== run A ==
// axi_timer_counter_top
module axi_timer_counter_top #(
  parameter AXI_ADDR_BW_p = 12     
) (
  input logic  clk,
  input logic  rst_n,
  input logic [AXI_ADDR_BW_p-1:0] i_axi_awaddr,
  input logic  i_axi_awvalid,
  input logic [31:0] i_axi_wdata,
  input logic i_axi_wvalid,
  input logic i_axi_bready,
  input logic [AXI_ADDR_BW_p-1:0] i_axi_araddr,
  input logic i_axi_arvalid,
  input logic i_axi_rready,
  output logic o_axi_awready,
  output logic o_axi_wready,
  output logic [1:0] o_axi_bresp,
  output logic o_axi_bvalid,
  output logic o_axi_arready,
  output logic [31:0] o_axi_rdata,
  output logic [1:0] o_axi_rresp,
  output logic o_axi_rvalid,
  output logic o_cnt0_done,
  output logic o_cnt1_done
);
Size in the first run: ~1600 cells after synthesis, about 290 flip-flops, about 110 I/O pins.
==> flow/config.mk <==
export PLATFORM = sky130hd
export DESIGN_NAME = axi_timer_counter_top
export DESIGN_NICKNAME = axi_timer_counter_top
export VERILOG_FILES = /design/flow/design.v
export SDC_FILE = /design/flow/constraint.sdc
export NUM_CORES = 4
export LEC_CHECK = 0
export CAP_MARGIN = 20
export CELL_PAD_IN_SITES_DETAIL_PLACEMENT = 2
export CELL_PAD_IN_SITES_GLOBAL_PLACEMENT = 3
export CORE_ASPECT_RATIO = 1.81
export CORE_MARGIN = 2
export CORE_UTILIZATION = 29
export CTS_CLUSTER_DIAMETER = 396
export GPL_ROUTABILITY_DRIVEN = 0
export HOLD_SLACK_MARGIN = -0.06
export MAX_ROUTING_LAYER = met4
export PLACE_DENSITY_LB_ADDON = 0.17
export SLEW_MARGIN = 20
export TNS_END_PERCENT = 30
==> flow/constraint.sdc <==
create_clock -name core_clock -period 2.75 [get_ports {clk}]
set_input_delay 0.5500 -clock core_clock [delete_from_list [all_inputs] [get_ports {clk}]]
set_output_delay 0.5500 -clock core_clock [all_outputs]
set_load 0.01 [all_outputs]
run.sh (not shown) runs the stock make flow with config.mk's settings and CLKGATE_MAP_FILE=.
To summarise run A: no stage aborted, but the layout did not pass its checks, failing on negative setup slack.
Input-level comparison between run B and run A:
- CELL_PAD_IN_SITES_GLOBAL_PLACEMENT: 3 -> unset
- CTS_CLUSTER_DIAMETER: 396 -> unset
- PLACE_DENSITY_LB_ADDON: 0.17 -> unset
- HOLD_SLACK_MARGIN: -0.06 -> unset
- GPL_ROUTABILITY_DRIVEN: 0 -> unset
- MAX_ROUTING_LAYER: met4 -> unset
- CORE_UTILIZATION: 29 -> 40
- TNS_END_PERCENT: 30 -> unset
- CELL_PAD_IN_SITES_DETAIL_PLACEMENT: 2 -> unset
- CORE_ASPECT_RATIO: 1.81 -> unset
- the clock period (ns, I/O delays scaled along): 2.75 -> 4.34
Run B completed every stage of the flow, and the final layout passed the timing, DRC and antenna checks. Taking run A as the reference, in run B total via count after detailed routing saw a decrease; post-layout instance count excluding filler cells saw a decrease; final-layout setup total negative slack saw an increase; met1 global-route usage saw an increase. Delta (run B minus run A): clock skew saw a decrease; utilization climbed 6.2 points.
--- input diff run B..run C ---
- CORE_UTILIZATION changed from 40 to 8
- the clock period (ns, I/O delays scaled along) changed from 4.34 to 5.91
--- outcome ---
- Run C: flow completed, timing, DRC and antenna clean
- Between run B and run C, the worst-case headroom to the max-slew limit is higher for run C.
- First-pass iteration count of the detailed router ended up 3 higher on run C than on run B.
- Looking at layout buffer count excluding clock buffers, run C sits 2.3% lower than run B does.
- Number of well-tap cells placed: run C vs run B up 390%
- In the flow results for run B and run C, the minimum hold slack is smaller on run C.
- Going from run B to run C, maximum frequency has decreased; worst setup slack has increased; net load switching power has decreased; detailed-route vias per instance has decreased.
- Run B ended up with the clock network as its leading power group; run C ended up with sequential cells.
Changes in run D relative to run C:
- PLACE_DENSITY_LB_ADDON: unset -> 0.11
- CORE_UTILIZATION: 8 -> 71
- CTS_CLUSTER_SIZE: unset -> 31
- the clock period (ns, I/O delays scaled along): 5.91 -> 2.95
==> comparison <==
Run C: PASS, flow complete, no timing, DRC or antenna violations. Run D: flow complete, layout not clean; failing: negative setup slack. Side by side, power in sequential cells turned out higher in run D than in run C. Total power: run C and run D compared, lower one is run C. Against run C as the reference, run D delivers a higher global placement routability congestion. Compared with run C, run D shows a higher mean number of vias per cell. [compare] base=run C new=run D: sequential cell area share has increased; area growth from synthesis to layout has decreased; power share of the sequential group has decreased; accumulated negative setup slack has decreased. Relative to run C, final area has gone down in run D. Between run C and run D, maximum frequency is lower for run C, run D comes in above that.
Edits applied to the flow inputs when going from run D to run E:
- CORE_UTILIZATION changed from 71 to 70
- PLACE_DENSITY newly set to 0.38
- CTS_CLUSTER_SIZE removed (was 31)
- PLACE_DENSITY_LB_ADDON removed (was 0.11)
- the clock period (ns, I/O delays scaled along) changed from 2.95 to 3.34
### Flow results
- The flow did not stop early for run E: all stages ran, and the layout cleared the timing, DRC and antenna checks.
- Final checks on run D, whose flow otherwise completed, came back failing, citing negative setup slack.
- [compare] base=run D new=run E: utilization of the core after routing shows a reduction of 10 points, worst hold slack shows a reduction of 0.012 ns, final cell count shows a reduction of 84, sequential power shows a reduction of about 12%.
- Comparing run E and run D, the lower least setup slack across all paths after layout was measured on run D.
- Taking run D as the reference, in run E routed wire length decreased 30%; design area decreased about 8%; final weighted congestion of routability-driven global placement increased about 1.1%.
- [compare] base=run D new=run E: switching part of the total now smaller, die outline height now larger, async set or reset register ratio after synthesis comparable.

* * *

build 70:
Starting RTL as in the previous note.
Settings: LEC_CHECK=0, CAP_MARGIN=30, CELL_PAD_IN_SITES_DETAIL_PLACEMENT=2, CELL_PAD_IN_SITES_GLOBAL_PLACEMENT=1, CORE_ASPECT_RATIO=1.49, CORE_MARGIN=4, CORE_UTILIZATION=70, MAX_ROUTING_LAYER=met4, SLEW_MARGIN=25; clock period 5.0 ns.
As the logs show, build 70 stopped at global placement without I/O after a tool error, so it never reached the end of the flow.
Edits applied to the flow inputs when going from build 70 to build 1:
- CORE_UTILIZATION: 70 -> 40
- CELL_PAD_IN_SITES_DETAIL_PLACEMENT: 2 -> unset
- CELL_PAD_IN_SITES_GLOBAL_PLACEMENT: 1 -> unset
- MAX_ROUTING_LAYER: met4 -> unset
- CAP_MARGIN: 30 -> 20
- CORE_ASPECT_RATIO: 1.49 -> unset
- CORE_MARGIN: 4 -> 2
- SLEW_MARGIN: 25 -> 20
- the clock period (ns, I/O delays scaled along): 5.0 -> 3.51
Notes after the runs:
When build 1 is set beside build 70, its number of core rows turns out to be 6 larger. In build 1, total core area is higher than in build 70. On sequential area share after synthesis, build 70 and build 1 are neck and neck. Build 1 went all the way through the flow, and no timing, DRC or antenna check failed. For die area, dividing the value from build 1 by the value from build 70 gives 1.6.
Here is what was changed in the inputs of build 85 compared with build 1.
- swapping 40 for 52 in CORE_UTILIZATION
- swapping 3.51 for 3.81 in the clock period (ns, I/O delays scaled along)
## What came out
The switching share of power in build 85 was lower than what build 1 gave.
Relative slew slack for build 85: 5.3 points up relative to build 1
Taking build 1 as the reference, in build 85 combined buffer and inverter count along the critical path went down 1; number of search-and-repair iterations in the first detailed-routing pass went up 2; power in the clock group went down 7.6%; final worst slack went up 0.22 ns.
Sort build 85 and build 1 by die size asc -> top: build 85
The inputs of build 14 differ from those of build 85 as listed below.
- putting SETUP_SLACK_MARGIN at 0.88 where nothing was set
- swapping 52 for 70 in CORE_UTILIZATION
- putting CTS_CLUSTER_SIZE at 31 where nothing was set
- swapping 3.81 for 3.1 in the clock period (ns, I/O delays scaled along)
Build 14 got as far as global routing, where a tool error ended the run.
The post-CTS repair timing setup buffer count in build 14 sits 67 above the value recorded for build 85.
Build 14 vs build 85 — floorplan utilization rose 18 points.
Per the comparison of build 14 with build 85, core area -7200 sq um, final RePlAce weighted congestion +9.6%, number of buffers inserted during clock tree synthesis -about 9%.
On chip area in the Yosys report, build 14 and build 85 are neck and neck.
Build 14 vs build 85 — instance area after placement climbed by a few percent
Build 14 ended up with a lower vertical die size than build 85 did.
Setup changes, build 14 to build 35
- CTS_CLUSTER_SIZE: 31 -> unset
- CORE_UTILIZATION: 70 -> 40
- SETUP_SLACK_MARGIN: 0.88 -> unset
- the clock period (ns, I/O delays scaled along): 3.1 -> 5.0
[summary]
Build 35 has completed all stages; timing, DRC and antenna checks passed.
Summary of build 35 over build 14: count of instantiated cells in the yosys netlist flat; area share of and-or/or-and cells after synthesis flat; chip area from the yosys synthesis statistics flat.
Inputs modified between build 35 and build 52:
- CORE_UTILIZATION changed from 40 to 42
- CELL_PAD_IN_SITES_DETAIL_PLACEMENT newly set to 2
- CELL_PAD_IN_SITES_GLOBAL_PLACEMENT newly set to 3
==> results <==
Build 52 closes out successfully: all stages finished, all timing, DRC and antenna checks passed.
Max via count across build 35 and build 52: build 52
Summary of build 52 over build 35: delay contributed by the slowest stage of the critical path closely matched the old numbers; chip footprint decreased by 1900 sq um relative to the old numbers.
Power is estimated from default activity; no workload was simulated.
